==> design/flow/design.v <==
module clock_gen(CLK, RESET_N, CLK_FT, CLK_DC, CLK_EX, CLK_WB);
    input          CLK;
    input          RESET_N;
    output         CLK_FT;
    output         CLK_DC;
    output         CLK_EX;
    output         CLK_WB;
    reg            CLK_FT;
    reg            CLK_DC;
    reg            CLK_EX;
    reg            CLK_WB;
    reg [1:0]      COUNT;
    always@(posedge CLK) begin
        if(RESET_N == 1'b0) begin
            COUNT  <= 2'b00;
            CLK_FT <= 0;
            CLK_DC <= 0;
            CLK_EX <= 0;
            CLK_WB <= 0;
        end else begin
        COUNT <= COUNT + 2'b01;
        if(COUNT == 2'b00) begin
            CLK_FT <= 1;
            CLK_DC <= 0;
            CLK_EX <= 0;
            CLK_WB <= 0;
        end 
        else if(COUNT == 2'b01) begin
            CLK_FT <= 0;
            CLK_DC <= 1;
            CLK_EX <= 0;
            CLK_WB <= 0;
        end 
        else if(COUNT == 2'b10) begin
            CLK_FT <= 0;
            CLK_DC <= 0;
            CLK_EX <= 1;
            CLK_WB <= 0;
        end 
        else if(COUNT == 2'b11) begin
            CLK_FT <= 0;
            CLK_DC <= 0;
            CLK_EX <= 0;
            CLK_WB <= 1;
        end
        end
    end
endmodule
module fetch(CLK, CLK_FT, PROM_DATA, PROM_OUT);
    input         CLK;
    input         CLK_FT;
    input [14:0]  PROM_DATA;
    output [14:0] PROM_OUT;
    reg [14:0]    PROM_OUT;
    always@(posedge CLK) begin
        if(CLK_FT)
            PROM_OUT <= PROM_DATA;
    end
endmodule  
module decode(CLK, CLK_DC, PROM_OUT, OP_CODE, OP_DATA);
    input        CLK;
    input        CLK_DC;
    input [14:0] PROM_OUT;
    output [3:0] OP_CODE;
    output [7:0] OP_DATA;
    reg [3:0]    OP_CODE;
    reg [7:0]    OP_DATA;
    always@(posedge CLK) begin
        if(CLK_DC) begin
        OP_CODE <= PROM_OUT[14:11];
        OP_DATA <= PROM_OUT[7:0];
        end
    end
endmodule  
module reg_dc(CLK, CLK_DC, N_REG_IN, REG_0, REG_1, REG_2, REG_3, REG_4, REG_5,
              REG_6, REG_7, N_REG_OUT, REG_OUT);
    input         CLK;
    input         CLK_DC;
    input [2:0]   N_REG_IN;
    input [15:0]  REG_0;
    input [15:0]  REG_1;
    input [15:0]  REG_2;
    input [15:0]  REG_3;
    input [15:0]  REG_4;
    input [15:0]  REG_5;
    input [15:0]  REG_6;
    input [15:0]  REG_7;
    output [2:0]  N_REG_OUT;
    output [15:0] REG_OUT;
    reg [2:0]     N_REG_OUT;
    reg [15:0]    REG_OUT;
    always@(posedge CLK) if(CLK_DC) begin
        N_REG_OUT <= N_REG_IN;
        case(N_REG_IN)
            3'b000: REG_OUT <= REG_0;
            3'b001: REG_OUT <= REG_1;
            3'b010: REG_OUT <= REG_2;
            3'b011: REG_OUT <= REG_3;
            3'b100: REG_OUT <= REG_4;
            3'b101: REG_OUT <= REG_5;
            3'b110: REG_OUT <= REG_6;
            3'b111: REG_OUT <= REG_7;
        endcase  
    end
endmodule  
module ram_dc(CLK, CLK_DC, RAM_AD_IN, RAM_0, RAM_1, RAM_2, RAM_3, RAM_4, RAM_5,
              RAM_6, RAM_7, IO65_IN, RAM_AD_OUT, RAM_OUT);
    input         CLK;
    input         CLK_DC;
    input [7:0]   RAM_AD_IN;
    input [15:0]  RAM_0;
    input [15:0]  RAM_1;
    input [15:0]  RAM_2;
    input [15:0]  RAM_3;
    input [15:0]  RAM_4;
    input [15:0]  RAM_5;
    input [15:0]  RAM_6;
    input [15:0]  RAM_7;
    input [15:0]  IO65_IN;
    output [7:0]  RAM_AD_OUT;
    output [15:0] RAM_OUT;
    reg [7:0]     RAM_AD_OUT;
    reg [15:0]    RAM_OUT;
    always@(posedge CLK) if(CLK_DC) begin
        RAM_AD_OUT <= RAM_AD_IN;
        case(RAM_AD_IN)
            8'h00: RAM_OUT <= RAM_0;
            8'h01: RAM_OUT <= RAM_1;
            8'h02: RAM_OUT <= RAM_2;
            8'h03: RAM_OUT <= RAM_3;
            8'h04: RAM_OUT <= RAM_4;
            8'h05: RAM_OUT <= RAM_5;
            8'h06: RAM_OUT <= RAM_6;
            8'h07: RAM_OUT <= RAM_7;
            8'h40: RAM_OUT <= IO65_IN;
            default: RAM_OUT <= 16'hFFFF;
        endcase
    end
endmodule  
module exec(CLK, CLK_EX, RESET_N, OP_CODE, REG_A, REG_B, OP_DATA, RAM_OUT, P_COUNT,
            REG_IN, RAM_IN, REG_WEN, RAM_WEN, HALT);
    input         CLK;
    input         CLK_EX;
    input         RESET_N;
    input [3:0]   OP_CODE;
    input [15:0]  REG_A;
    input [15:0]  REG_B;
    input [7:0]   OP_DATA;
    input [15:0]  RAM_OUT;
    output [7:0]  P_COUNT;
    output [15:0] REG_IN;
    output [15:0] RAM_IN;
    output        REG_WEN;
    output        RAM_WEN;
    output        HALT;
    reg [7:0]     P_COUNT;
    reg [15:0]    REG_IN;
    reg [15:0]    RAM_IN;
    reg           REG_WEN;
    reg           RAM_WEN;
    reg           CMP_FLAG;
    reg           HALT;
    always@(posedge CLK) begin
        if(RESET_N == 1'b0) begin
            P_COUNT <= 0;
            CMP_FLAG <= 0;
            REG_WEN <= 0;
            RAM_WEN <= 0;
            HALT <= 0;
        end else if(CLK_EX) begin
            case(OP_CODE)
                4'h0: begin      
                    REG_IN  <= REG_B;
                    REG_WEN <= 1;
                    RAM_WEN <= 0;
                    P_COUNT <= P_COUNT + 8'h01;
                end
                4'h1: begin      
                    REG_IN  <= REG_A + REG_B;
                    REG_WEN <= 1;
                    RAM_WEN <= 0;
                    P_COUNT <= P_COUNT + 8'h01;
                end
                4'h2: begin      
                    REG_IN  <= REG_A - REG_B;
                    REG_WEN <= 1;
                    RAM_WEN <= 0;
                    P_COUNT <= P_COUNT + 8'h01;
                end
                4'h3: begin      
                    REG_IN  <= REG_A & REG_B;
                    REG_WEN <= 1;
                    RAM_WEN <= 0;
                    P_COUNT <= P_COUNT + 8'h01;
                end
                4'h4: begin      
                    REG_IN  <= REG_A | REG_B;
                    REG_WEN <= 1;
                    RAM_WEN <= 0;
                    P_COUNT <= P_COUNT + 8'h01;
                end
                4'h5: begin      
                    REG_IN  <= (REG_A << 1);
                    REG_WEN <= 1;
                    RAM_WEN <= 0;
                    P_COUNT <= P_COUNT + 8'h01;
                end
                4'h6: begin      
                    REG_IN  <= (REG_A >> 1);
                    REG_WEN <= 1;
                    RAM_WEN <= 0;
                    P_COUNT <= P_COUNT + 8'h01;
                end
                4'h7: begin      
                    REG_IN  <= ((REG_A >> 1) | REG_A & 16'h8000);
                    REG_WEN <= 1;
                    RAM_WEN <= 0;
                    P_COUNT <= P_COUNT + 8'h01;
                end 
                4'h8: begin      
                    REG_IN  <= {REG_A[15:8], OP_DATA};
                    REG_WEN <= 1;
                    RAM_WEN <= 0;
                    P_COUNT <= P_COUNT + 8'h01;
                end
                4'h9: begin      
                    REG_IN  <= {OP_DATA, REG_A[7:0]};
                    REG_WEN <= 1;
                    RAM_WEN <= 0;
                    P_COUNT <= P_COUNT + 8'h01;
                end
                4'hA: begin      
                    CMP_FLAG <= REG_A == REG_B ? 1'b1 : 1'b0;
                    REG_WEN  <= 0;
                    RAM_WEN  <= 0;
                    P_COUNT <= P_COUNT + 8'h01;
                end
                4'hB: begin      
                    REG_WEN <= 0;
                    RAM_WEN <= 0;
                    P_COUNT <= CMP_FLAG ? OP_DATA : P_COUNT + 8'h01;
                end
                4'hC: begin      
                    REG_WEN <= 0;
                    RAM_WEN <= 0;
                    P_COUNT <= OP_DATA;
                end
                4'hD: begin      
                    REG_IN  <= RAM_OUT;
                    REG_WEN <= 1;
                    RAM_WEN <= 0;
                    P_COUNT <= P_COUNT + 8'h01;
                end
                4'hE: begin      
                    RAM_IN  <= REG_A;
                    REG_WEN <= 0;
                    RAM_WEN <= 1;
                    P_COUNT <= P_COUNT + 8'h01;
                end
                4'hF: begin      
                    REG_WEN <= 0;
                    RAM_WEN <= 0;
                    HALT <= 1;
                end
            endcase  
        end  
    end  
endmodule  
module reg_wb(CLK, CLK_WB, RESET_N, N_REG, REG_IN, REG_WEN, REG_0, REG_1, REG_2,
              REG_3, REG_4, REG_5, REG_6, REG_7);
    input         CLK;
    input         CLK_WB;
    input         RESET_N;
    input [2:0]   N_REG;
    input [15:0]  REG_IN;
    input         REG_WEN;
    output [15:0] REG_0;
    output [15:0] REG_1;
    output [15:0] REG_2;
    output [15:0] REG_3;
    output [15:0] REG_4;
    output [15:0] REG_5;
    output [15:0] REG_6;
    output [15:0] REG_7;
    reg [15:0]    REG_0;
    reg [15:0]    REG_1;
    reg [15:0]    REG_2;
    reg [15:0]    REG_3;
    reg [15:0]    REG_4;
    reg [15:0]    REG_5;
    reg [15:0]    REG_6;
    reg [15:0]    REG_7;
    always@(posedge CLK) begin
        if(RESET_N == 1'b0) begin
            REG_0 <= 0;
            REG_1 <= 0;
            REG_2 <= 0;
            REG_3 <= 0;
            REG_4 <= 0;
            REG_5 <= 0;
            REG_6 <= 0;
            REG_7 <= 0;
        end else if(CLK_WB) begin
            if(REG_WEN) begin
                case(N_REG)
                    3'h0: REG_0 <= REG_IN;
                    3'h1: REG_1 <= REG_IN;
                    3'h2: REG_2 <= REG_IN;
                    3'h3: REG_3 <= REG_IN;
                    3'h4: REG_4 <= REG_IN;
                    3'h5: REG_5 <= REG_IN;
                    3'h6: REG_6 <= REG_IN;
                    3'h7: REG_7 <= REG_IN;
                endcase  
            end  
        end  
    end  
endmodule  
module ram_wb(CLK, CLK_WB, RESET_N, RAM_ADDR, RAM_IN, RAM_WEN, RAM_0, RAM_1, RAM_2, RAM_3,
              RAM_4, RAM_5, RAM_6, RAM_7, IO64_OUT);
    input         CLK;
    input         CLK_WB;
    input         RESET_N;
    input [7:0]   RAM_ADDR;
    input [15:0]  RAM_IN;
    input         RAM_WEN;
    output [15:0] RAM_0;
    output [15:0] RAM_1;
    output [15:0] RAM_2;
    output [15:0] RAM_3;
    output [15:0] RAM_4;
    output [15:0] RAM_5;
    output [15:0] RAM_6;
    output [15:0] RAM_7;
    output [15:0] IO64_OUT;
    reg [15:0]    RAM_0;
    reg [15:0]    RAM_1;
    reg [15:0]    RAM_2;
    reg [15:0]    RAM_3;
    reg [15:0]    RAM_4;
    reg [15:0]    RAM_5;
    reg [15:0]    RAM_6;
    reg [15:0]    RAM_7;
    reg [15:0]    IO64_OUT;
    always@(posedge CLK) begin
        if(RESET_N == 1'b0) begin
            RAM_0 <= 0;
            RAM_1 <= 0;
            RAM_2 <= 0;
            RAM_3 <= 0;
            RAM_4 <= 0;
            RAM_5 <= 0;
            RAM_6 <= 0;
            RAM_7 <= 0;
            IO64_OUT <= 0;
        end else if(CLK_WB && RAM_WEN) begin
            case(RAM_ADDR)
                8'h0: RAM_0 <= RAM_IN;
                8'h1: RAM_1 <= RAM_IN;
                8'h2: RAM_2 <= RAM_IN;
                8'h3: RAM_3 <= RAM_IN;
                8'h4: RAM_4 <= RAM_IN;
                8'h5: RAM_5 <= RAM_IN;
                8'h6: RAM_6 <= RAM_IN;
                8'h7: RAM_7 <= RAM_IN;
                8'h40: IO64_OUT <= RAM_IN;
            endcase  
        end  
    end  
endmodule  
module cpu15(CLK, RESET_N, IO65_IN, IO64_OUT, PROM_ADDR, PROM_DATA, HALT);
    input         CLK;
    input         RESET_N;
    input [15:0]  IO65_IN;
    output [15:0] IO64_OUT;
    output [7:0]  PROM_ADDR;
    input [14:0]  PROM_DATA;
    output        HALT;
    wire          CLK_FT;
    wire          CLK_DC;
    wire          CLK_EX;
    wire          CLK_WB;
    wire [7:0]    P_COUNT;
    wire [14:0]   PROM_OUT;
    wire [3:0]    OP_CODE;
    wire [7:0]    OP_DATA;
    wire [15:0]   REG_0;
    wire [15:0]   REG_1;
    wire [15:0]   REG_2;
    wire [15:0]   REG_3;
    wire [15:0]   REG_4;
    wire [15:0]   REG_5;
    wire [15:0]   REG_6;
    wire [15:0]   REG_7;
    wire [2:0]    N_REG_A;
    wire [2:0]    N_REG_B;
    wire [15:0]   REG_A;
    wire [15:0]   REG_B;
    wire [15:0]   RAM_0;
    wire [15:0]   RAM_1;
    wire [15:0]   RAM_2;
    wire [15:0]   RAM_3;
    wire [15:0]   RAM_4;
    wire [15:0]   RAM_5;
    wire [15:0]   RAM_6;
    wire [15:0]   RAM_7;
    wire [7:0]    RAM_ADDR;
    wire [15:0]   RAM_OUT;
    wire [15:0]   REG_IN;
    wire [15:0]   RAM_IN;
    wire          REG_WEN;
    wire          RAM_WEN;
    clock_gen C1(CLK, RESET_N, CLK_FT, CLK_DC, CLK_EX, CLK_WB);
    assign PROM_ADDR = P_COUNT;
    fetch C2(CLK, CLK_FT, PROM_DATA, PROM_OUT);
    decode C3(CLK, CLK_DC, PROM_OUT, OP_CODE, OP_DATA);
    reg_dc C4(CLK, CLK_DC, PROM_OUT[10:8], REG_0, REG_1, REG_2, REG_3, REG_4, REG_5,
              REG_6, REG_7, N_REG_A, REG_A);
    reg_dc C5(CLK, CLK_DC, PROM_OUT[7:5], REG_0, REG_1, REG_2, REG_3, REG_4, REG_5,
              REG_6, REG_7, N_REG_B, REG_B);
    ram_dc C6(CLK, CLK_DC, PROM_OUT[7:0], RAM_0, RAM_1, RAM_2, RAM_3, RAM_4, RAM_5,
              RAM_6, RAM_7, IO65_IN, RAM_ADDR, RAM_OUT);
    exec C7(CLK, CLK_EX, RESET_N, OP_CODE, REG_A, REG_B, OP_DATA, RAM_OUT, P_COUNT,
            REG_IN, RAM_IN, REG_WEN, RAM_WEN, HALT);
    reg_wb C8(CLK, CLK_WB, RESET_N, N_REG_A, REG_IN, REG_WEN, REG_0, REG_1, REG_2,
              REG_3, REG_4, REG_5, REG_6, REG_7);
    ram_wb C9(CLK, CLK_WB, RESET_N, RAM_ADDR, RAM_IN, RAM_WEN, RAM_0, RAM_1, RAM_2, RAM_3,
              RAM_4, RAM_5, RAM_6, RAM_7, IO64_OUT);
endmodule  
==> design/flow/run.sh <==
#!/bin/bash
# the make line also repeats each setting of config.mk as NAME=value (left out here)
make -C /OpenROAD-flow-scripts/flow DESIGN_CONFIG=/design/flow/config.mk WORK_HOME=/design/flow/orfs CLKGATE_MAP_FILE= finish
==> design/flow/config.mk <==
export PLATFORM = sky130hd
export DESIGN_NAME = cpu15
export DESIGN_NICKNAME = cpu15
export VERILOG_FILES = /design/flow/design.v
export SDC_FILE = /design/flow/constraint.sdc
export NUM_CORES = 4
export LEC_CHECK = 0
export ABC_AREA = 1
export CAP_MARGIN = 20
export CORE_ASPECT_RATIO = 0.98
export CORE_MARGIN = 2
export CORE_UTILIZATION = 71
export CTS_CLUSTER_DIAMETER = 213
export CTS_CLUSTER_SIZE = 15
export MAX_ROUTING_LAYER = met4
export PLACE_DENSITY_LB_ADDON = 0.21
export SETUP_SLACK_MARGIN = 0.63
export SLEW_MARGIN = 40
==> design/flow/constraint.sdc <==
create_clock -name core_clock -period 2.17 [get_ports {CLK}]
set_input_delay 0.4340 -clock core_clock [delete_from_list [all_inputs] [get_ports {CLK}]]
set_output_delay 0.4340 -clock core_clock [all_outputs]
set_load 0.01 [all_outputs]
==> impl_metrics.json, run 1 <==
{
  "status": "stopped before the end",
  "stop_stage": "global routing (5_1_grt)",
  "error_message": "[ERROR GRT-0116] Global routing finished with congestion. Check the congestion regions in the DRC Viewer.",
  "yosysTopAreaCell": "dfxtp_1",
  "synth.distinct_cells": 49,
  "synth_xor_xnor_area_share_pct": 0.1785,
  "cts_root_buf": "clkbuf_16",
  "cts.sinks": 400,
  "dp_hpwl_um": 48570,
  "synth_top_area_share_pct": 29.59,
  "htreeDepth": 1,
  "cts-buffers-inserted": 30,
  "yosys_warnings": 8,
  "top_logic_kind": "AND-OR/OR-AND gates",
  "core_um2": 27330,
  "syn_nets": 2537,
  "aoi_share_pct": 22.60,
  "ys_ff": 400,
  "synth-edff-count": 110,
  "ys_sh_adder_pct": 3.775,
  "top_cells_by_count": "nand2_1 (368), dfxtp_1 (290), inv_1 (281)",
  "async_flop_share_pct": 0,
  "gp_congestion": 1.025,
  "clock_path_buffers": 3,
  "yosysMostFrequentCell": "nand2_1",
  "rows": 60,
  "ios": 58,
  "fp_util_pct": 71.81,
  "portBuffers": 57,
  "synth.cellmix.simpleShare_pct": 17.96,
  "dieWidth_um": 171.9,
  "yosysSeqAreaShare_pct": 46.42,
  "syn_area_um2": 19620,
  "fp.dieArea_um2": 28980,
  "ys_area_um2": 19620,
  "track_usage_pct": 95.52,
  "ff_type": "dfxtp_1",
  "avgSynthCellArea_um2": 8.022,
  "topCellsByArea": "dfxtp_1 (30%), edfxtp_1 (17%), nand2_1 (7.0%), a21oi_1 (6.1%), o21ai_0 (5.7%)",
  "muxShareOfSynthArea_pct": 0,
  "grt_overflow": 627,
  "dp_slack_ns": -0.001487,
  "fp.dieH_um": 168.6,
  "hold_buffers": 0,
  "syn_inst": 2446,
  "yosys-stat-cells": 2446
}
stage by stage:
stage	total power [uW]	instances	setup TNS (ns)	utilization [%]	instance area, um2
2_1_floorplan	8309	2446	0	-	20070
3_3_place_gp	8590	2882	-0.03120	79.06	21600
3_5_place_dp	8629	2882	-0.001487	79.07	21610
4_1_cts	14130	3093	0	94.64	25860
what timing repair did:
| item | in CTS |
|---|---|
| resized | 479 |
| pin swaps | 102 |
| hold endpoints to repair | 0 |
| setup endpoints to repair | 401 |
| buffers inserted | 138 |
| cloned | 22 |
metal layers:
metal	GRT overflow	global-route usage (%)
met2	307	102.1
met5	-	-
met3	85	88.33
met4	174	95.54
met1	61	94.43
==> run 2, diff against run 1 <==
- ABC_AREA: 1 -> unset
- CORE_ASPECT_RATIO: 0.98 -> unset
- CORE_UTILIZATION: 71 -> 40
- CTS_CLUSTER_DIAMETER: 213 -> unset
- CTS_CLUSTER_SIZE: 15 -> unset
- MAX_ROUTING_LAYER: met4 -> unset
- PLACE_DENSITY_LB_ADDON: 0.21 -> unset
- SETUP_SLACK_MARGIN: 0.63 -> -0.1
- clock period: 2.17 -> 3.64 ns (I/O delays scaled with it)
==> run 2 against run 1 <==
  * The run now finishes clean
  * Die size up 89%
  * Synthesized area up 7.6%
  * Synthesized cell count down 0.25%
==> impl_metrics.json, run 2 <==
{
  "dp_cells": 3047,
  "synth.distinct_cells": 74,
  "cts_resized": 0,
  "stdcell_count": 3134,
  "holdPathStages": 0,
  "htreeDepth": 2,
  "setup_ws_ns": 0.5032,
  "ys_ff": 400,
  "grtUsageMet1_pct": 38.25,
  "syn_area_um2": 21120,
  "antenna_found_initial": 2,
  "top_cells_by_count": "nand2_1 (632), dfxtp_1 (290), a21boi_0 (261)",
  "synth.cellmix.simpleShare_pct": 18.78,
  "antenna_left": 0,
  "yosysTopAreaCell": "dfxtp_1",
  "drtPass1Iterations": 6,
  "muxShareOfSynthArea_pct": 7.730,
  "drc": 0,
  "async_flop_share_pct": 0,
  "hold_viol_final": 0,
  "reg2reg_depth": 9,
  "stdcell_area_um2": 23960,
  "regArea_um2": 9110,
  "grt_pass1_vias": 17480,
  "via_per_inst": 5.853,
  "intPower_uw": 7622,
  "track_usage_pct": 27.08,
  "status": "finished clean",
  "end_kind": "flip-flop",
  "holdPathEnd": "C3.OP_CODE[0]",
  "p_comb_uw": 700,
  "ios": 58,
  "crit_family": "AND-OR/OR-AND gates",
  "cp.depth": 9,
  "openroad.warnings": 66,
  "crit_buf_inv": 2,
  "avgSynthCellArea_um2": 8.657,
  "cts.sinks": 400,
  "rsz0062_at_grt": "no",
  "clock_skew_ns": 0.03655,
  "use_met3_pct": 3.465,
  "switchingPower_uw": 2566,
  "slew_viol_final": 0,
  "peakVddDrop_mv": 0.3559,
  "totalWireLength_um": 74550,
  "synth-edff-count": 110,
  "dp_hpwl_um": 50010,
  "syn2layout_area_growth_pct": 13.43,
  "cts_root_buf": "clkbuf_16",
  "min_path_type": "reg -> reg",
  "p_sw_share_pct": 25.18,
  "maxCapViolations": 0,
  "hold_buffers": 0,
  "fp.dieH_um": 233.8,
  "dp_slack_ns": 0.5945,
  "powerDensity_nw_per_um2": 425.2,
  "core_um2": 52340,
  "cts_tree": "built",
  "grt_max_degree": 217,
  "holdWs_ns": 0.4267,
  "grt_overflow": 0,
  "yosysSeqAreaShare_pct": 43.12,
  "ff2ff_setup_slack_ns": 0.50,
  "dieWidth_um": 233.8,
  "aoi_share_pct": 21.79,
  "top_logic_kind": "AND-OR/OR-AND gates",
  "start_kind": "flip-flop",
  "portBuffers": 57,
  "cp.required_ns": 3.96,
  "final-comb-area_um2": 11030,
  "fp_util_pct": 40.36,
  "yosysMostFrequentCell": "nand2_1",
  "antennaDiodeCount": 0,
  "clk_pin_slew_ns": 0.07,
  "wl_per_cell_um": 23.79,
  "grtUsageMet2_pct": 42.68,
  "clk_latency_ns": 0.61,
  "topCellsByArea": "dfxtp_1 (27%), edfxtp_1 (16%), nand2_1 (11%), a21boi_0 (9.3%), mux4_2 (3.7%)",
  "rows": 84,
  "ff_type": "dfxtp_1",
  "synth_top_area_share_pct": 27.48,
  "clock_path_buffers": 3,
  "power.static_leakage_uw": 0.008097,
  "fin_crit_sh_pct": 86.17,
  "setup_viol": 0,
  "cp.arrival_ns": 3.45,
  "path_cells": "inv_1 > ha_1 > inv_1 > a21oi_1 > o221ai_2 > a22oi_1 > mux2_2 > a22oi_1 > a32oi_1",
  "combPwrFrac_pct": 6.9,
  "worstReg2RegStart": "C4.REG_OUT[4]",
  "cp-startpoint": "C4.REG_OUT[4]",
  "pwr-share-clk_pct": 47.3,
  "fmax_mhz": 318.8,
  "seq_power_share_pct": 45.9,
  "crit_type": "reg -> reg",
  "cts-buffers-inserted": 46,
  "crit_end": "C7.REG_IN[11]",
  "yosys_warnings": 8,
  "finalNetCount": 2499,
  "r2r_end": "C7.REG_IN[11]",
  "vias": 18340,
  "p_clk_uw": 4820,
  "crit_fanout": 9,
  "relSlewSlack_pct": 38.52,
  "yosys-stat-cells": 2440,
  "powerSeq_uw": 4670,
  "gp_congestion": 0.9370,
  "finalSetupTns_ns": 0,
  "fillCellCount": 5084,
  "ys_sh_adder_pct": 3.507,
  "synth_xor_xnor_area_share_pct": 0.08293,
  "layout_min_cycle_time_ns": 3.137,
  "grt_pass1_wl_um": 111000,
  "min_from": "C2.PROM_OUT[11]",
  "postCtsSetupRepairBufs": 0,
  "placed_cell_area_um2": 22370,
  "ys_area_um2": 21120,
  "top_power_group": "clock",
  "fp.dieArea_um2": 54660,
  "slowest_stage": "edfxtp_1",
  "slowest_delay_ns": 0.53,
  "grt_busiest_layer": "met2",
  "first_iter_violations": 1930,
  "worstMarginPinSlew_ns": 0.9222,
  "syn_nets": 2531,
  "syn_inst": 2440
}
## run 2: layout make-up
cell class	count	area share, %
Inverter	69	1.081
Sequential cell	400	38.02
Clock buffer	63	5.760
Timing Repair Buffer	119	4.700
Tap cell	688	3.593
Clock inverter	23	0.7990
Multi-Input combinational cell	1772	46.04
## run 2: per-layer routing
layer,routed length (um),up-vias,share of wire [%]
met5,13,-,0.017
met4,2225,2,3.0
met3,5861,142,7.9
met2,33300,833,45
met1,33150,8923,44
li1,-,8443,-
## run 2: stage by stage
step | total power [uW] | utilization [%]
finish | 10190 | 45.78
CTS | 10240 | 45.74
global route | 10450 | 45.78
floorplan | 5162 | -
global placement | 5445 | 42.57
detailed placement | 5451 | 42.74
==> run 3, diff against run 2 <==
- CORE_UTILIZATION: 40 -> 39
- GPL_ROUTABILITY_DRIVEN: unset -> 0
- PLACE_DENSITY_LB_ADDON: unset -> 0.13
- SETUP_SLACK_MARGIN: -0.1 -> 0.44
- clock period: 3.64 -> 4.52 ns (I/O delays scaled with it)
==> run 3 against run 2 <==
  * Still clean on timing, DRC and antenna
  * Combinational power shrank 22%
  * Register-to-register slack gained 0.90 ns
  * Via count shrank 0.80%
  * First-iteration DRC count shrank 3.4%
  * Sequential power shrank 19%
  * Die size grew 2.5%
  * Clock power shrank about 20%
  * Setup slack gained 0.90 ns
  * Global-route usage shrank 0.85 points
  * Critical path depth shrank 1
  * Synthesized area is the same
  * Routed wire length shrank 0.52%
  * Critical path type unchanged
  * Critical endpoint is now C7.REG_IN[12]
==> impl_metrics.json, run 3 <==
{
  "status": "finished clean",
  "combPwrFrac_pct": 6.7,
  "avgSynthCellArea_um2": 8.657,
  "setup_viol": 0,
  "path_cells": "inv_1 > fa_1 > nor2b_1 > o211ai_1 > a21oi_1 > mux2i_1 > o21ai_0 > o32a_1",
  "async_flop_share_pct": 0,
  "core_um2": 53710,
  "ff_type": "dfxtp_1",
  "switchingPower_uw": 2000,
  "top_cells_by_count": "nand2_1 (632), dfxtp_1 (290), a21boi_0 (261)",
  "worstMarginPinSlew_ns": 0.9056,
  "power.static_leakage_uw": 0.007920,
  "totalWireLength_um": 74170,
  "postCtsSetupRepairBufs": 0,
  "fin_total_pwr_uw": 8153,
  "holdPathEnd": "C3.OP_CODE[1]",
  "intPower_uw": 6152,
  "synth.distinct_cells": 74,
  "worstReg2RegStart": "C4.REG_OUT[1]",
  "min_path_type": "reg -> reg",
  "p_comb_uw": 546,
  "maxCapViolations": 0,
  "antenna_found_initial": 1,
  "crit_buf_inv": 1,
  "aoi_share_pct": 21.79,
  "grt_max_degree": 138,
  "ios": 58,
  "syn_area_um2": 21120,
  "drc": 0,
  "topCellsByArea": "dfxtp_1 (27%), edfxtp_1 (16%), nand2_1 (11%), a21boi_0 (9.3%), mux4_2 (3.7%)",
  "htreeDepth": 2,
  "holdWs_ns": 0.4277,
  "min_from": "C2.PROM_OUT[12]",
  "ys_ff": 400,
  "synth.cellmix.simpleShare_pct": 18.78,
  "dieWidth_um": 236.7,
  "fmax_mhz": 321.2,
  "dp_hpwl_um": 48750,
  "reg2reg_depth": 8,
  "powerDensity_nw_per_um2": 343.5,
  "vias": 18200,
  "fp.dieArea_um2": 56040,
  "antenna_left": 0,
  "fp.dieH_um": 236.7,
  "cts_root_buf": "clkbuf_16",
  "yosysMostFrequentCell": "nand2_1",
  "layout_min_cycle_time_ns": 3.113,
  "first_iter_violations": 1865,
  "seq_power_share_pct": 46.1,
  "placed_cell_area_um2": 22200,
  "crit_type": "reg -> reg",
  "crit_fanout": 6,
  "track_usage_pct": 26.23,
  "dp_cells": 3025,
  "grt_pass1_vias": 17410,
  "slowest_delay_ns": 0.58,
  "clk_latency_ns": 0.61,
  "cp.required_ns": 4.86,
  "cts-buffers-inserted": 47,
  "finalNetCount": 2469,
  "wl_per_cell_um": 23.86,
  "ff2ff_setup_slack_ns": 1.41,
  "synth_top_area_share_pct": 27.48,
  "finalSetupTns_ns": 0,
  "top_power_group": "clock",
  "fp_util_pct": 39.33,
  "yosys-stat-cells": 2440,
  "cp.depth": 8,
  "yosysSeqAreaShare_pct": 43.12,
  "via_per_inst": 5.855,
  "synth-edff-count": 110,
  "r2r_end": "C7.REG_IN[12]",
  "crit_end": "C7.REG_IN[12]",
  "grt_pass1_wl_um": 112300,
  "yosys_warnings": 8,
  "syn_nets": 2531,
  "hold_viol_final": 0,
  "rsz0062_at_grt": "no",
  "cp-startpoint": "C4.REG_OUT[1]",
  "pwr-share-clk_pct": 47.2,
  "top_logic_kind": "AND-OR/OR-AND gates",
  "start_kind": "flip-flop",
  "slew_viol_final": 0,
  "synth_xor_xnor_area_share_pct": 0.08293,
  "fin_crit_sh_pct": 68.87,
  "clock_skew_ns": 0.03083,
  "p_clk_uw": 3850,
  "stdcell_count": 3108,
  "syn2layout_area_growth_pct": 12.37,
  "peakVddDrop_mv": 0.2565,
  "cts_resized": 0,
  "portBuffers": 57,
  "drtPass1Iterations": 6,
  "fillCellCount": 5210,
  "hold_buffers": 0,
  "cts.sinks": 400,
  "grt_overflow": 0,
  "p_sw_share_pct": 24.53,
  "openroad.warnings": 68,
  "powerSeq_uw": 3760,
  "yosysTopAreaCell": "dfxtp_1",
  "muxShareOfSynthArea_pct": 7.730,
  "cts_tree": "built",
  "antennaDiodeCount": 0,
  "clock_path_buffers": 3,
  "end_kind": "flip-flop",
  "slowest_stage": "edfxtp_1",
  "relSlewSlack_pct": 39.40,
  "stdcell_area_um2": 23740,
  "cp.arrival_ns": 3.46,
  "crit_family": "AND-OR/OR-AND gates",
  "clk_pin_slew_ns": 0.06,
  "syn_inst": 2440,
  "rows": 85,
  "ys_area_um2": 21120,
  "ys_sh_adder_pct": 3.507,
  "holdPathStages": 0
}
## run 3: layout make-up
cell class / instances / area [um2] / share of cell area, %
clock buffer: 72 / 1400 / 5.899
clock inverter: 11 / 131.4 / 0.5535
inverter: 69 / 259.0 / 1.091
multi-input combinational: 1772 / 11080 / 46.67
sequential: 400 / 9112 / 38.39
tap: 696 / 870.8 / 3.669
timing repair buffer: 88 / 884.6 / 3.727
## run 3: metal layers
layer	share of wire, %	track usage [%]
met1	45	37.02
met4	3.4	8.899
met5	0	0
met2	44	40.92
met3	7.3	4.080
## run 3: through the flow
step	util (%)	setup WS, ns
global placement	40.99	1.523
detailed placement	41.34	1.492
floorplan	-	1.591
global route	44.19	1.269
finish	44.19	1.407
CTS	44.19	1.463
==> run 4, diff against run 3 <==
- CAP_MARGIN: 20 -> 35
- CELL_PAD_IN_SITES_DETAIL_PLACEMENT: unset -> 2
- CORE_UTILIZATION: 39 -> 40
- CTS_CLUSTER_SIZE: unset -> 90
- PLACE_DENSITY_LB_ADDON: 0.13 -> unset
- SETUP_SLACK_MARGIN: 0.44 -> unset
- SLEW_MARGIN: 40 -> 20
- TNS_END_PERCENT: unset -> 95
- clock period: 4.52 -> 4.98 ns (I/O delays scaled with it)
==> run 4 against run 3 <==
  * Clock skew rose by 0.026 ns
  * Worst hold slack improved by 0.042 ns
  * Combinational power rose by 8.2%
  * Setup slack got worse by 1.2 ns
  * Largest cell class unchanged
  * Now fails the layout checks on capacitance limit, slew limit
  * Largest power group unchanged
  * Cell count rose by 0.77%
  * Maximum frequency fell by 35%
  * Sequential share of layout area fell by 0.29 points
  * Die size fell by 2.5%
  * Flip-flop count did not move
  * Clock power barely moved
  * Critical path depth rose by 3
  * Non-clock buffer count rose by 17
==> impl_metrics.json, run 4 <==
{
  "status": "finished with violations",
  "check.faults": "capacitance limit, slew limit",
  "slew_viol_final": 12,
  "powerSeq_uw": 3430,
  "antenna_left": 0,
  "min_path_type": "reg -> reg",
  "dp_cells": 3018,
  "intPower_uw": 5607,
  "setup_ws_ns": 0.1992,
  "top_power_group": "clock",
  "stdcell_count": 3132,
  "htreeDepth": 2,
  "reg2reg_depth": 11,
  "finalNetCount": 2485,
  "synth_top_area_share_pct": 27.48,
  "crit_end": "C7.REG_IN[14]",
  "core_um2": 52340,
  "grt_pass1_vias": 23720,
  "layout_min_cycle_time_ns": 4.781,
  "ys_area_um2": 21120,
  "crit_family": "AND-OR/OR-AND gates",
  "syn_inst": 2440,
  "powerDensity_nw_per_um2": 329.1,
  "peakVddDrop_mv": 0.2602,
  "cts_tree": "built",
  "antenna_found_initial": 22,
  "ios": 58,
  "slowest_stage": "o21ai_0",
  "switchingPower_uw": 2262,
  "holdPathStages": 0,
  "crit_type": "reg -> reg",
  "rows": 84,
  "grt_overflow": 0,
  "path_cells": "inv_1 > ha_1 > inv_1 > fa_1 > nor2b_1 > o21ai_0 > a21oi_1 > nor2_1 > o21ai_0 > a32oi_1 > a22oi_1",
  "wl_per_cell_um": 41.15,
  "syn2layout_area_growth_pct": 13.20,
  "start_kind": "flip-flop",
  "crit_fanout": 5,
  "clk_pin_slew_ns": 0.09,
  "setup_viol": 0,
  "r2r_end": "C7.REG_IN[14]",
  "totalWireLength_um": 128900,
  "hold_viol_final": 0,
  "async_flop_share_pct": 0,
  "power.static_leakage_uw": 0.008054,
  "rsz0062_at_grt": "no",
  "muxShareOfSynthArea_pct": 7.730,
  "cts-buffers-inserted": 46,
  "top_cells_by_count": "nand2_1 (632), dfxtp_1 (290), a21boi_0 (261)",
  "yosys_warnings": 8,
  "cp.depth": 11,
  "synth_xor_xnor_area_share_pct": 0.08293,
  "yosysSeqAreaShare_pct": 43.12,
  "cp.arrival_ns": 5.27,
  "clock_skew_ns": 0.05646,
  "clk_latency_ns": 0.68,
  "topCellsByArea": "dfxtp_1 (27%), edfxtp_1 (16%), nand2_1 (11%), a21boi_0 (9.3%), mux4_2 (3.7%)",
  "vias": 22640,
  "track_usage_pct": 41.15,
  "top_logic_kind": "AND-OR/OR-AND gates",
  "yosys-stat-cells": 2440,
  "ys_sh_adder_pct": 3.507,
  "relSlewSlack_pct": -15.49,
  "postCtsSetupRepairBufs": 0,
  "p_clk_uw": 3850,
  "aoi_share_pct": 21.79,
  "grt_pass1_wl_um": 164600,
  "first_iter_violations": 3851,
  "finalSetupTns_ns": 0,
  "drc": 0,
  "avgSynthCellArea_um2": 8.657,
  "min_from": "C2.PROM_OUT[14]",
  "placed_cell_area_um2": 22120,
  "dp_slack_ns": 1.650,
  "openroad.warnings": 67,
  "portBuffers": 57,
  "syn_nets": 2531,
  "worstReg2RegStart": "C4.REG_OUT[0]",
  "worstMarginPinSlew_ns": 1.714,
  "pwr-share-clk_pct": 48.9,
  "fillCellCount": 5538,
  "synth-edff-count": 110,
  "cts.sinks": 400,
  "ff_type": "dfxtp_1",
  "holdPathEnd": "C3.OP_CODE[3]",
  "maxCapViolations": 3,
  "holdWs_ns": 0.4699,
  "fp.dieH_um": 233.8,
  "fp_util_pct": 40.36,
  "stdcell_area_um2": 23910,
  "fp.dieArea_um2": 54660,
  "clock_path_buffers": 3,
  "end_kind": "flip-flop",
  "p_sw_share_pct": 28.75,
  "p_comb_uw": 591,
  "ys_ff": 400,
  "cts_resized": 0,
  "crit_buf_inv": 2,
  "hold_buffers": 0,
  "ff2ff_setup_slack_ns": 0.20,
  "synth.distinct_cells": 74,
  "cp.required_ns": 5.46,
  "fmax_mhz": 209.2,
  "combPwrFrac_pct": 7.5,
  "dp_hpwl_um": 65820,
  "dieWidth_um": 233.8,
  "synth.cellmix.simpleShare_pct": 18.78,
  "cp-startpoint": "C4.REG_OUT[0]",
  "seq_power_share_pct": 43.6,
  "cts_root_buf": "clkbuf_16",
  "fin_crit_sh_pct": 96.00,
  "yosysMostFrequentCell": "nand2_1",
  "grt_max_degree": 268,
  "slowest_delay_ns": 1.35,
  "yosysTopAreaCell": "dfxtp_1",
  "syn_area_um2": 21120,
  "drtPass1Iterations": 7,
  "via_per_inst": 7.230
}
==> run 4: layout make-up <==
class                           instances  area, um2  share of cell area [%]
Inverter                               69      259.0                   1.083
Timing Repair Buffer                  105       1096                   4.584
Clock inverter                         15      113.9                  0.4762
Antenna cell                           13      32.53                  0.1360
Multi-Input combinational cell       1772      11000                   45.98
Clock buffer                           70       1444                   6.038
Tap cell                              688      860.8                   3.600
Sequential cell                       400       9110                   38.10
==> run 4: stage by stage <==
step / total power, uW / utilization, %
2_1_floorplan: 3773 / -
3_3_place_gp: 3947 / 41.97
3_5_place_dp: 3986 / 42.26
4_1_cts: 7608 / 45.23
5_1_grt: 7904 / 45.64
6_report: 7869 / 45.69
==> run 4: metal layers <==
metal / vias to the layer above / global-route usage [%] / part of all wire [%]
met5: - / 0.8036 / 0.14
met4: 20 / 33.66 / 11
met3: 978 / 12.32 / 13
met2: 2086 / 65.83 / 43
met1: 11130 / 45.24 / 33
li1: 8429 / - / -
==> run 5, diff against run 4 <==
- CAP_MARGIN: 35 -> 5
- CELL_PAD_IN_SITES_GLOBAL_PLACEMENT: unset -> 3
- CORE_UTILIZATION: 40 -> 65
- CTS_CLUSTER_SIZE: 90 -> unset
- GPL_ROUTABILITY_DRIVEN: 0 -> unset
- PLACE_DENSITY_LB_ADDON: unset -> 0.08
- SETUP_SLACK_MARGIN: unset -> -0.12
- SLEW_MARGIN: 20 -> 0
- TNS_END_PERCENT: 95 -> unset
- clock period: 4.98 -> 2.61 ns (I/O delays scaled with it)
==> run 5 against run 4 <==
  * The run now fails in global placement without I/O (3_1_place_gp_skip_io)
  * Synthesized cell count unchanged
  * Die size is 38% lower
  * Synthesized area unchanged
==> impl_metrics.json, run 5 <==
{
  "status": "stopped before the end",
  "synth_top_area_share_pct": 27.48,
  "syn_area_um2": 21120,
  "ys_sh_adder_pct": 3.507,
  "stop_stage": "global placement without I/O (3_1_place_gp_skip_io)",
  "top_cells_by_count": "nand2_1 (632), dfxtp_1 (290), a21boi_0 (261)",
  "core_um2": 32290,
  "fp.dieH_um": 184.3,
  "error_message": "[ERROR FLW-0024] Place density exceeds 1.0 (current PLACE_DENSITY_LB_ADDON =  0.08). Please check if the value of  PLACE_DENSITY_LB_ADDON is between 0 and 0.99.",
  "top_logic_kind": "AND-OR/OR-AND gates",
  "fp_util_pct": 65.42,
  "ff_type": "dfxtp_1",
  "synth.cellmix.simpleShare_pct": 18.78,
  "synth-edff-count": 110,
  "syn_nets": 2531,
  "rows": 66,
  "ys_area_um2": 21120,
  "async_flop_share_pct": 0,
  "yosysSeqAreaShare_pct": 43.12,
  "synth.distinct_cells": 74,
  "ys_ff": 400,
  "yosys_warnings": 8,
  "syn_inst": 2440,
  "yosys-stat-cells": 2440,
  "topCellsByArea": "dfxtp_1 (27%), edfxtp_1 (16%), nand2_1 (11%), a21boi_0 (9.3%), mux4_2 (3.7%)",
  "dieWidth_um": 184.3,
  "avgSynthCellArea_um2": 8.657,
  "synth_xor_xnor_area_share_pct": 0.08293,
  "yosysTopAreaCell": "dfxtp_1",
  "fp.dieArea_um2": 33950,
  "aoi_share_pct": 21.79,
  "muxShareOfSynthArea_pct": 7.730,
  "yosysMostFrequentCell": "nand2_1"
}
==> run 6, diff against run 5 <==
- CAP_MARGIN: 5 -> 20
- CELL_PAD_IN_SITES_DETAIL_PLACEMENT: 2 -> unset
- CELL_PAD_IN_SITES_GLOBAL_PLACEMENT: 3 -> unset
- CORE_UTILIZATION: 65 -> 70
- CTS_CLUSTER_DIAMETER: unset -> 95
- CTS_CLUSTER_SIZE: unset -> 22
- PLACE_DENSITY_LB_ADDON: 0.08 -> unset
- SETUP_SLACK_MARGIN: -0.12 -> unset
- SLEW_MARGIN: 0 -> 20
- clock period: 2.61 -> 2.16 ns (I/O delays scaled with it)
==> run 6 against run 5 <==
  * Now fails the layout checks on capacitance limit, slew limit, setup timing
  * Die size shrank 7.0%
  * Synthesized area unchanged
  * Synthesized cell count is the same
==> impl_metrics.json, run 6 <==
{
  "ff_type": "dfxtp_1",
  "async_flop_share_pct": 0,
  "p_clk_uw": 5090,
  "crit_family": "AND-OR/OR-AND gates",
  "htreeDepth": 1,
  "setup_ws_ns": -1.184,
  "totalWireLength_um": 92280,
  "avgSynthCellArea_um2": 8.657,
  "crit_fanout": 8,
  "cp-startpoint": "C2.PROM_OUT[4]",
  "fmax_mhz": 299.1,
  "openroad.warnings": 72,
  "min_path_type": "in -> reg",
  "topCellsByArea": "dfxtp_1 (27%), edfxtp_1 (16%), nand2_1 (11%), a21boi_0 (9.3%), mux4_2 (3.7%)",
  "rsz0062_at_grt": "yes",
  "intPower_uw": 10530,
  "synth-edff-count": 110,
  "clk_latency_ns": 0.60,
  "first_iter_violations": 4344,
  "switchingPower_uw": 3953,
  "cts-buffers-inserted": 23,
  "cts_root_buf": "clkbuf_16",
  "yosys_warnings": 8,
  "status": "finished with violations",
  "grt_pass1_vias": 20160,
  "top_power_group": "registers",
  "portBuffers": 57,
  "combPwrFrac_pct": 10.8,
  "ys_ff": 400,
  "ys_sh_adder_pct": 3.507,
  "slowest_stage": "o21ai_0",
  "rows": 63,
  "clock_skew_ns": 0.03341,
  "ios": 58,
  "power.static_leakage_uw": 0.009681,
  "fp.dieH_um": 177.7,
  "r2r_end": "C6.RAM_OUT[13]",
  "drc": 0,
  "gp_congestion": 1.065,
  "top_logic_kind": "AND-OR/OR-AND gates",
  "synth_xor_xnor_area_share_pct": 0.08293,
  "fin_crit_sh_pct": 154.8,
  "via_per_inst": 7.484,
  "clk_pin_slew_ns": 0.11,
  "syn_inst": 2440,
  "setup_viol": 174,
  "worstReg2RegStart": "C2.PROM_OUT[4]",
  "start_kind": "flip-flop",
  "cts_tree": "built",
  "cp.depth": 4,
  "track_usage_pct": 46.87,
  "layout_min_cycle_time_ns": 3.344,
  "dp_hpwl_um": 51410,
  "syn_nets": 2531,
  "vias": 22850,
  "synth.cellmix.simpleShare_pct": 18.78,
  "antenna_found_initial": 5,
  "path_cells": "or3_4 > or3_1 > buf_4 > o21ai_0",
  "holdPathEnd": "C9.IO64_OUT[1]",
  "peakVddDrop_mv": 0.6853,
  "top_cells_by_count": "nand2_1 (632), dfxtp_1 (290), a21boi_0 (261)",
  "syn2layout_area_growth_pct": 24.73,
  "maxCapViolations": 1,
  "seq_power_share_pct": 54.1,
  "fp_util_pct": 71.27,
  "dp_slack_ns": -0.4498,
  "synth.distinct_cells": 74,
  "yosys-stat-cells": 2440,
  "yosysMostFrequentCell": "nand2_1",
  "yosysSeqAreaShare_pct": 43.12,
  "yosysTopAreaCell": "dfxtp_1",
  "synth_top_area_share_pct": 27.48,
  "cts.sinks": 400,
  "pwr-share-clk_pct": 35.1,
  "core_um2": 29640,
  "ys_area_um2": 21120,
  "p_sw_share_pct": 27.30,
  "hold_buffers": 0,
  "holdPathStages": 2,
  "finalNetCount": 2739,
  "min_from": "RESET_N",
  "crit_buf_inv": 1,
  "check.faults": "capacitance limit, slew limit, setup timing",
  "clock_path_buffers": 3,
  "slowest_delay_ns": 1.27,
  "end_kind": "flip-flop",
  "wl_per_cell_um": 30.23,
  "ff2ff_setup_slack_ns": -1.18,
  "powerDensity_nw_per_um2": 549.7,
  "grt_pass1_wl_um": 113200,
  "syn_area_um2": 21120,
  "fin_total_pwr_uw": 14480,
  "muxShareOfSynthArea_pct": 7.730,
  "powerSeq_uw": 7830,
  "drtPass1Iterations": 12,
  "relSlewSlack_pct": -11.17,
  "slew_viol_final": 2,
  "reg2reg_depth": 4,
  "hold_viol_final": 0,
  "dieWidth_um": 177.7,
  "cp.arrival_ns": 3.51,
  "grt_max_degree": 111,
  "final_util_pct": 88.89,
  "p_comb_uw": 1560,
  "grt_overflow": 0,
  "aoi_share_pct": 21.79,
  "cp.required_ns": 2.33,
  "antenna_left": 0,
  "crit_type": "reg -> reg",
  "fp.dieArea_um2": 31580,
  "crit_end": "C6.RAM_OUT[13]",
  "worstMarginPinSlew_ns": 1.650
}
## run 6: what timing repair did
item,in CTS,in global routing
pin swaps,30,137
setup endpoints to repair,39,163
gates cloned,0,8
setup buffers,15,19
resized,49,383
## run 6: per-stage QoR
stage	instance area [um2]	setup TNS [ns]	instances	hold slack (ns)
global route	26340	-54.22	3052	0.1482
floorplan	21290	-1.149	2440	0.4003
CTS	25080	-3.443	3031	0.1605
detailed placement	24080	-3.588	2977	0.4171
global placement	24080	-2.576	2977	0.4179
finish	26350	-37.46	3053	0.1457
## run 6: cell type report
class	count	area, um2
multi-input cells	1772	12130
flip-flops and latches	400	9110
repair buffers	382	3640
fillers	1332	3292
clock buffers	34	638.1
well taps	390	488.0
inverters	69	272.8
clock inverters	5	66.31
diodes	1	2.502
## run 6: layer usage
layer  vias to the layer above  GRT usage, %  part of all wire [%]
met2                      2581         73.16                    41
met4                         8         28.24                    11
met5                         -             0                  0.12
met1                     10360         59.46                    31
met3                       991         10.71                    18
li1                       8908             -                     -
==> run 7, diff against run 6 <==
- CAP_MARGIN: 20 -> 35
- CELL_PAD_IN_SITES_DETAIL_PLACEMENT: unset -> 2
- CORE_UTILIZATION: 70 -> 40
- CTS_CLUSTER_DIAMETER: 95 -> unset
- CTS_CLUSTER_SIZE: 22 -> unset
- GPL_ROUTABILITY_DRIVEN: unset -> 0
- TNS_END_PERCENT: unset -> 15
- clock period: 2.16 -> 10.0 ns (I/O delays scaled with it)
==> run 7 against run 6 <==
  * Fails layout checks on capacitance limit, slew limit
  * Combinational power shrank about 80%
  * Critical endpoint is now C7.REG_IN[15]
  * Clock power shrank 63%
  * Clock skew grew 0.016 ns
  * Largest cell class unchanged
  * Setup slack gained 6.6 ns
  * Maximum frequency shrank 27%
  * Highest routed layer unchanged
==> impl_metrics.json, run 7 <==
{
  "check.faults": "capacitance limit, slew limit",
  "portBuffers": 57,
  "power.static_leakage_uw": 0.008039,
  "top_power_group": "clock",
  "crit_type": "reg -> reg",
  "min_path_type": "reg -> reg",
  "syn_nets": 2531,
  "intPower_uw": 2749,
  "aoi_share_pct": 21.79,
  "grt_pass1_wl_um": 169000,
  "synth_xor_xnor_area_share_pct": 0.08293,
  "totalWireLength_um": 133500,
  "p_comb_uw": 309,
  "r2r_end": "C7.REG_IN[15]",
  "slew_viol_final": 6,
  "syn_inst": 2440,
  "relSlewSlack_pct": -26.43,
  "cts.sinks": 400,
  "cp-startpoint": "C4.REG_OUT[1]",
  "yosys-stat-cells": 2440,
  "cts-buffers-inserted": 45,
  "combPwrFrac_pct": 7.9,
  "peakVddDrop_mv": 0.1258,
  "hold_viol_final": 0,
  "antenna_found_initial": 15,
  "fp.dieArea_um2": 54660,
  "ff_type": "dfxtp_1",
  "layout_min_cycle_time_ns": 4.566,
  "slowest_delay_ns": 0.73,
  "holdPathStages": 0,
  "fp.dieH_um": 233.8,
  "fin_crit_sh_pct": 45.66,
  "clock_skew_ns": 0.04986,
  "worstMarginPinSlew_ns": 1.880,
  "powerSeq_uw": 1700,
  "avgSynthCellArea_um2": 8.657,
  "via_per_inst": 7.461,
  "regArea_um2": 9110,
  "drtPass1Iterations": 7,
  "top_logic_kind": "AND-OR/OR-AND gates",
  "end_kind": "flip-flop",
  "start_kind": "flip-flop",
  "yosysSeqAreaShare_pct": 43.12,
  "maxCapViolations": 3,
  "final-comb-area_um2": 11000,
  "cts_resized": 0,
  "yosysTopAreaCell": "dfxtp_1",
  "drc": 0,
  "cp.depth": 9,
  "ys_ff": 400,
  "holdPathEnd": "C3.OP_CODE[0]",
  "core_um2": 52340,
  "p_sw_share_pct": 29.35,
  "yosysMostFrequentCell": "nand2_1",
  "ff2ff_setup_slack_ns": 5.43,
  "grt_max_degree": 91,
  "dieWidth_um": 233.8,
  "htreeDepth": 2,
  "grt_overflow": 0,
  "yosys_warnings": 8,
  "pwr-share-clk_pct": 48.4,
  "clock_path_buffers": 3,
  "cp.arrival_ns": 4.91,
  "ios": 58,
  "reg2reg_depth": 9,
  "worstReg2RegStart": "C4.REG_OUT[1]",
  "fin_total_pwr_uw": 3890,
  "fillCellCount": 5481,
  "slowest_stage": "edfxtp_1",
  "synth.distinct_cells": 74,
  "fmax_mhz": 219.0,
  "min_from": "C2.PROM_OUT[11]",
  "track_usage_pct": 42.35,
  "cts_tree": "built",
  "crit_end": "C7.REG_IN[15]",
  "async_flop_share_pct": 0,
  "ys_area_um2": 21120,
  "first_iter_violations": 4002,
  "syn_area_um2": 21120,
  "top_cells_by_count": "nand2_1 (632), dfxtp_1 (290), a21boi_0 (261)",
  "finalSetupTns_ns": 0,
  "antenna_left": 0,
  "fp_util_pct": 40.36,
  "ys_sh_adder_pct": 3.507,
  "syn2layout_area_growth_pct": 13.02,
  "topCellsByArea": "dfxtp_1 (27%), edfxtp_1 (16%), nand2_1 (11%), a21boi_0 (9.3%), mux4_2 (3.7%)",
  "muxShareOfSynthArea_pct": 7.730,
  "cp.required_ns": 10.34,
  "hold_buffers": 0,
  "grt_pass1_vias": 23990,
  "cts_root_buf": "clkbuf_16",
  "synth.cellmix.simpleShare_pct": 18.78,
  "p_clk_uw": 1880,
  "dp_hpwl_um": 65030,
  "path_cells": "inv_1 > ha_1 > a21o_1 > nand4_1 > a311o_1 > nand2_1 > o22ai_1 > mux2i_1 > o32a_1",
  "crit_fanout": 6,
  "synth-edff-count": 110,
  "clk_pin_slew_ns": 0.08,
  "crit_buf_inv": 1,
  "synth_top_area_share_pct": 27.48,
  "status": "finished with violations",
  "vias": 23310,
  "crit_family": "AND-OR/OR-AND gates",
  "switchingPower_uw": 1142,
  "rsz0062_at_grt": "no",
  "setup_viol": 0,
  "finalNetCount": 2486,
  "openroad.warnings": 64,
  "powerDensity_nw_per_um2": 163.0,
  "postCtsSetupRepairBufs": 0,
  "wl_per_cell_um": 42.75,
  "rows": 84,
  "seq_power_share_pct": 43.6,
  "clk_latency_ns": 0.65
}
[run 7: per-stage QoR]
step	utilization [%]	worst slack, ns	hold WS, ns	std cells	instance area [um2]
after global routing	45.59	5.418	0.4601	3120	23860
after detailed placement	42.36	6.395	0.4149	3022	22170
final	45.61	5.434	0.4556	3124	23870
after global placement	41.96	6.427	0.4144	3008	21960
after floorplan	-	6.148	0.4003	2440	21120
after CTS	45.20	6.241	0.4248	3106	23660
[run 7: layer usage]
metal  routed length [um]  vias up  track usage [%]
li1                     -     8424                -
met1                43130    11280            45.94
met2                57010     2458            67.05
met3                18390     1128            13.68
met4                14870       20            36.25
met5                  138        -           0.1786
[run 7: layout make-up]
class                           instances  share of cell area, %
Inverter                               69                  1.085
Clock inverter                         17                 0.6656
Sequential cell                       400                  38.16
Tap cell                              688                  3.606
Multi-Input combinational cell       1772                  46.07
Clock buffer                           67                  5.577
Timing Repair Buffer                  107                  4.796
Antenna cell                            4                0.04193
==> run 8, diff against run 7 <==
- CAP_MARGIN: 35 -> 20
- CELL_PAD_IN_SITES_DETAIL_PLACEMENT: 2 -> unset
- CORE_UTILIZATION: 40 -> 70
- GPL_ROUTABILITY_DRIVEN: 0 -> unset
- PLACE_DENSITY_LB_ADDON: unset -> 0.28
- SETUP_SLACK_MARGIN: unset -> 0.74
- TNS_END_PERCENT: 15 -> unset
- clock period: 10.0 -> 2.5 ns (I/O delays scaled with it)
==> run 8 against run 7 <==
  * The run now fails in global routing (5_1_grt)
  * Synthesized area did not move
  * Die size fell by 42%
  * Synthesized cell count did not move
==> impl_metrics.json, run 8 <==
{
  "aoi_share_pct": 21.79,
  "dp_hpwl_um": 51030,
  "yosysTopAreaCell": "dfxtp_1",
  "syn_area_um2": 21120,
  "track_usage_pct": 118.0,
  "cts_root_buf": "clkbuf_16",
  "muxShareOfSynthArea_pct": 7.730,
  "yosys-stat-cells": 2440,
  "synth.cellmix.simpleShare_pct": 18.78,
  "fp.dieArea_um2": 31580,
  "ys_sh_adder_pct": 3.507,
  "ff_type": "dfxtp_1",
  "synth.distinct_cells": 74,
  "clock_path_buffers": 3,
  "cts.sinks": 400,
  "rows": 63,
  "ys_ff": 400,
  "placed_cell_area_um2": 23020,
  "error_message": "[ERROR GRT-0232] Routing congestion too high. Check the congestion heatmap in the GUI.",
  "topCellsByArea": "dfxtp_1 (27%), edfxtp_1 (16%), nand2_1 (11%), a21boi_0 (9.3%), mux4_2 (3.7%)",
  "yosysMostFrequentCell": "nand2_1",
  "gp_congestion": 1.014,
  "fp.dieH_um": 177.7,
  "top_cells_by_count": "nand2_1 (632), dfxtp_1 (290), a21boi_0 (261)",
  "status": "stopped before the end",
  "htreeDepth": 2,
  "avgSynthCellArea_um2": 8.657,
  "synth-edff-count": 110,
  "stop_stage": "global routing (5_1_grt)",
  "dp_cells": 2848,
  "synth_xor_xnor_area_share_pct": 0.08293,
  "core_um2": 29640,
  "synth_top_area_share_pct": 27.48,
  "ys_area_um2": 21120,
  "yosys_warnings": 8,
  "ios": 58,
  "yosysSeqAreaShare_pct": 43.12,
  "cts-buffers-inserted": 41,
  "syn_nets": 2531,
  "fp_util_pct": 71.27,
  "hold_buffers": 0,
  "portBuffers": 57,
  "top_logic_kind": "AND-OR/OR-AND gates",
  "syn_inst": 2440,
  "dieWidth_um": 177.7,
  "async_flop_share_pct": 0,
  "grt_overflow": 4846
}
## run 8: repair_timing
| item | CTS |
|---|---|
| resized | 440 |
| endpoints found under the setup margin | 402 |
| gates cloned | 19 |
| pin swaps | 119 |
| setup buffers | 74 |
## run 8: metrics by stage
step | hold slack, ns | power (uW) | util [%] | setup slack, ns | setup TNS (ns)
4_1_cts | 0.4174 | 14360 | 90.54 | -0.02305 | -0.03032
3_5_place_dp | 0.4124 | 7973 | 77.66 | -0.1540 | -0.3362
3_3_place_gp | 0.4183 | 7947 | 77.66 | -0.07047 | -0.1134
2_1_floorplan | 0.4003 | 7556 | - | 0.06896 | 0
## run 8: metal layers
| layer | track usage, % | overflow |
|---|---|---|
| met1 | 98.49 | 220 |
| met3 | 94.79 | 197 |
| met5 | 89.10 | 35 |
| met2 | 156.7 | 3542 |
| met4 | 126.9 | 852 |
==> run 9, diff against run 8 <==
- ABC_AREA: unset -> 1
- CORE_UTILIZATION: 70 -> 72
- CTS_CLUSTER_DIAMETER: unset -> 231
- CTS_CLUSTER_SIZE: unset -> 41
- PLACE_DENSITY_LB_ADDON: 0.28 -> 0.15
- SETUP_SLACK_MARGIN: 0.74 -> 0.63
- SLEW_MARGIN: 20 -> 10
- clock period: 2.5 -> 2.14 ns (I/O delays scaled with it)
==> run 9 against run 8 <==
  * The run again fails in global routing (5_1_grt)
  * Die size fell by 9.5%
  * Synthesized cell count rose by 0.25%
  * Synthesized area fell by 7.1%
==> impl_metrics.json, run 9 <==
{
  "yosysTopAreaCell": "dfxtp_1",
  "synth-edff-count": 110,
  "dieWidth_um": 169.1,
  "placed_cell_area_um2": 21530,
  "rows": 60,
  "ys_ff": 400,
  "ys_sh_adder_pct": 3.775,
  "top_logic_kind": "AND-OR/OR-AND gates",
  "ff_type": "dfxtp_1",
  "yosys-stat-cells": 2446,
  "top_cells_by_count": "nand2_1 (368), dfxtp_1 (290), inv_1 (281)",
  "gp_congestion": 1.033,
  "clock_path_buffers": 3,
  "htreeDepth": 1,
  "yosys_warnings": 8,
  "yosysSeqAreaShare_pct": 46.42,
  "synth_xor_xnor_area_share_pct": 0.1785,
  "stop_stage": "global routing (5_1_grt)",
  "status": "stopped before the end",
  "dp_cells": 2842,
  "fp.dieH_um": 169.1,
  "fp_util_pct": 73.01,
  "synth.distinct_cells": 49,
  "avgSynthCellArea_um2": 8.022,
  "cts_root_buf": "clkbuf_16",
  "async_flop_share_pct": 0,
  "ios": 58,
  "core_um2": 26880,
  "syn_inst": 2446,
  "topCellsByArea": "dfxtp_1 (30%), edfxtp_1 (17%), nand2_1 (7.0%), a21oi_1 (6.1%), o21ai_0 (5.7%)",
  "cts-buffers-inserted": 13,
  "muxShareOfSynthArea_pct": 0,
  "syn_nets": 2537,
  "fp.dieArea_um2": 28590,
  "syn_area_um2": 19620,
  "synth_top_area_share_pct": 29.59,
  "ys_area_um2": 19620,
  "aoi_share_pct": 22.60,
  "synth.cellmix.simpleShare_pct": 17.96,
  "dp_hpwl_um": 46840,
  "portBuffers": 57,
  "yosysMostFrequentCell": "nand2_1",
  "cts.sinks": 400,
  "error_message": "[ERROR DPL-0038] Utilization greater than 100%, impossible to legalize"
}
-- run 9: per-stage QoR --
step	TNS, ns	setup slack (ns)	util [%]	total power [uW]
4_1_cts	0	0.1554	91.08	12270
3_5_place_dp	-0.2457	-0.04579	80.11	8756
2_1_floorplan	0	0.3355	-	8431
3_3_place_gp	-0.007889	-0.007889	80.11	8715
-- run 9: timing repair --
| item | CTS |
|---|---|
| buffers inserted | 140 |
| gates resized | 469 |
| pin swaps | 95 |
| cloned | 18 |
| setup endpoints to repair | 359 |
| hold buffers | 0 |
==> run 10, diff against run 9 <==
- ABC_AREA: 1 -> unset
- CAP_MARGIN: 20 -> 35
- CELL_PAD_IN_SITES_DETAIL_PLACEMENT: unset -> 2
- CORE_UTILIZATION: 72 -> 70
- CTS_CLUSTER_DIAMETER: 231 -> unset
- CTS_CLUSTER_SIZE: 41 -> 68
- GPL_ROUTABILITY_DRIVEN: unset -> 0
- MAX_ROUTING_LAYER: unset -> met4
- MIN_ROUTING_LAYER: unset -> met2
- PLACE_DENSITY_LB_ADDON: 0.15 -> 0.08
- SETUP_SLACK_MARGIN: 0.63 -> unset
- SLEW_MARGIN: 10 -> 30
- TNS_END_PERCENT: unset -> 95
- clock period: 2.14 -> 3.25 ns (I/O delays scaled with it)
==> run 10 against run 9 <==
  * Die size increased by 10%
  * Synthesized cell count down 0.25%
  * The flow stops in detailed placement (3_5_place_dp)
  * Synthesized area grew 7.6%
==> impl_metrics.json, run 10 <==
{
  "ff_type": "dfxtp_1",
  "async_flop_share_pct": 0,
  "synth.cellmix.simpleShare_pct": 18.78,
  "ys_ff": 400,
  "synth.distinct_cells": 74,
  "syn_nets": 2531,
  "avgSynthCellArea_um2": 8.657,
  "yosys-stat-cells": 2440,
  "stop_stage": "detailed placement (3_5_place_dp)",
  "topCellsByArea": "dfxtp_1 (27%), edfxtp_1 (16%), nand2_1 (11%), a21boi_0 (9.3%), mux4_2 (3.7%)",
  "rows": 63,
  "synth-edff-count": 110,
  "synth_top_area_share_pct": 27.48,
  "top_logic_kind": "AND-OR/OR-AND gates",
  "yosys_warnings": 8,
  "portBuffers": 57,
  "ys_sh_adder_pct": 3.507,
  "ys_area_um2": 21120,
  "yosysMostFrequentCell": "nand2_1",
  "yosysTopAreaCell": "dfxtp_1",
  "status": "stopped before the end",
  "fp_util_pct": 71.27,
  "aoi_share_pct": 21.79,
  "fp.dieArea_um2": 31580,
  "yosysSeqAreaShare_pct": 43.12,
  "syn_area_um2": 21120,
  "synth_xor_xnor_area_share_pct": 0.08293,
  "top_cells_by_count": "nand2_1 (632), dfxtp_1 (290), a21boi_0 (261)",
  "dieWidth_um": 177.7,
  "syn_inst": 2440,
  "ios": 58,
  "muxShareOfSynthArea_pct": 7.730,
  "core_um2": 29640,
  "error_message": "[ERROR DPL-0033] detailed placement checks failed during check placement.",
  "fp.dieH_um": 177.7
}
-- run 10: stage by stage --
step,hold slack (ns),std cells,power [uW],setup WS [ns]
global placement,0.4185,2747,6029,0.4704
floorplan,0.4003,2440,5781,0.3211
==> run 11, diff against run 10 <==
- CAP_MARGIN: 35 -> 20
- CELL_PAD_IN_SITES_DETAIL_PLACEMENT: 2 -> unset
- CTS_CLUSTER_SIZE: 68 -> 23
- GPL_ROUTABILITY_DRIVEN: 0 -> unset
- MAX_ROUTING_LAYER: met4 -> unset
- MIN_ROUTING_LAYER: met2 -> unset
- PLACE_DENSITY_LB_ADDON: 0.08 -> 0.25
- SETUP_SLACK_MARGIN: unset -> 2.0
- SLEW_MARGIN: 30 -> 20
- TNS_END_PERCENT: 95 -> unset
- clock period: 3.25 -> 6.86 ns (I/O delays scaled with it)
==> run 11 against run 10 <==
  * Now clean on timing, DRC and antenna
  * Synthesized cell count is the same
  * Synthesized area stayed put
  * Die size did not move
==> impl_metrics.json, run 11 <==
{
  "cp.depth": 10,
  "stdcell_count": 2784,
  "setup_ws_ns": 3.704,
  "maxCapViolations": 0,
  "yosys_warnings": 8,
  "cts_root_buf": "clkbuf_16",
  "finalSetupTns_ns": 0,
  "syn2layout_area_growth_pct": 8.524,
  "switchingPower_uw": 1217,
  "muxShareOfSynthArea_pct": 7.730,
  "grt_pass1_wl_um": 101400,
  "syn_inst": 2440,
  "end_kind": "flip-flop",
  "finalNetCount": 2454,
  "slew_viol_final": 0,
  "cts.sinks": 400,
  "worstReg2RegStart": "C4.REG_OUT[0]",
  "portBuffers": 57,
  "setup_viol": 0,
  "relSlewSlack_pct": 23.51,
  "fin_crit_sh_pct": 46.01,
  "crit_buf_inv": 2,
  "seq_power_share_pct": 49.1,
  "final_util_pct": 77.34,
  "grt_pass1_vias": 18090,
  "ys_area_um2": 21120,
  "totalWireLength_um": 67100,
  "vias": 18900,
  "layout_min_cycle_time_ns": 3.156,
  "fp.dieH_um": 177.7,
  "synth-edff-count": 110,
  "p_clk_uw": 2220,
  "start_kind": "flip-flop",
  "top_logic_kind": "AND-OR/OR-AND gates",
  "antennaDiodeCount": 0,
  "crit_family": "AND-OR/OR-AND gates",
  "cts_tree": "built",
  "cp-startpoint": "C4.REG_OUT[0]",
  "reg2reg_depth": 10,
  "combPwrFrac_pct": 6.8,
  "clk_pin_slew_ns": 0.06,
  "path_cells": "inv_1 > ha_1 > inv_1 > fa_1 > nor2b_1 > o21ai_0 > a21oi_1 > o21ai_0 > mux2_2 > o32a_1",
  "p_comb_uw": 342,
  "pwr-share-clk_pct": 44.1,
  "clock_skew_ns": 0.03339,
  "yosysSeqAreaShare_pct": 43.12,
  "min_from": "C2.PROM_OUT[14]",
  "r2r_end": "C7.REG_IN[12]",
  "fp_util_pct": 71.27,
  "aoi_share_pct": 21.79,
  "ys_ff": 400,
  "slowest_stage": "edfxtp_1",
  "yosys-stat-cells": 2440,
  "ff_type": "dfxtp_1",
  "first_iter_violations": 2897,
  "yosysMostFrequentCell": "nand2_1",
  "rsz0062_at_grt": "no",
  "min_path_type": "reg -> reg",
  "topCellsByArea": "dfxtp_1 (27%), edfxtp_1 (16%), nand2_1 (11%), a21boi_0 (9.3%), mux4_2 (3.7%)",
  "status": "finished clean",
  "core_um2": 29640,
  "powerDensity_nw_per_um2": 219.9,
  "peakVddDrop_mv": 0.2152,
  "synth.distinct_cells": 74,
  "ff2ff_setup_slack_ns": 3.70,
  "avgSynthCellArea_um2": 8.657,
  "grt_max_degree": 132,
  "hold_buffers": 0,
  "top_cells_by_count": "nand2_1 (632), dfxtp_1 (290), a21boi_0 (261)",
  "top_power_group": "registers",
  "syn_nets": 2531,
  "drc": 0,
  "grt_overflow": 0,
  "cts-buffers-inserted": 41,
  "slowest_delay_ns": 0.47,
  "holdPathEnd": "C3.OP_CODE[3]",
  "synth_xor_xnor_area_share_pct": 0.08293,
  "wl_per_cell_um": 24.10,
  "p_sw_share_pct": 24.14,
  "holdPathStages": 0,
  "powerSeq_uw": 2480,
  "rows": 63,
  "dieWidth_um": 177.7,
  "cts_resized": 0,
  "dp_slack_ns": 3.838,
  "clk_latency_ns": 0.56,
  "drtPass1Iterations": 6,
  "async_flop_share_pct": 0,
  "dp_hpwl_um": 43520,
  "fp.dieArea_um2": 31580,
  "synth.cellmix.simpleShare_pct": 18.78,
  "synth_top_area_share_pct": 27.48,
  "cp.arrival_ns": 3.44,
  "crit_fanout": 5,
  "dp_cells": 2709,
  "track_usage_pct": 41.84,
  "fin_total_pwr_uw": 5041,
  "gp_congestion": 0.9942,
  "ys_sh_adder_pct": 3.507,
  "fmax_mhz": 316.9,
  "antenna_left": 0,
  "ios": 58
}
-- run 11: final cells by class --
type,count,area [um2]
timing repair buffer,79,749.5
multi-input combinational,1772,11000
sequential,400,9110
clock inverter,15,125.1
clock buffer,59,1196
fill,2065,6715
inverter,69,259.0
tap,390,488.0
-- run 11: stage by stage --
step / cell area [um2] / hold WS (ns)
final: 22920 / 0.4307
after global routing: 22920 / 0.4356
after CTS: 22900 / 0.4305
after detailed placement: 21580 / 0.4223
after global placement: 21580 / 0.4192
after floorplan: 21120 / 0.4003
-- run 11: routing by layer --
metal  part of all wire, %  up-vias  track usage (%)  wire length (um)
met5                 0.019        -                0                13
met4                   4.7        2            19.33              3156
met3                    13      260            7.841              8733
met2                    45     1430            65.60             30100
met1                    37     8867            56.36             25090
li1                      -     8342                -                 -
Power is estimated from default activity; no workload was simulated.
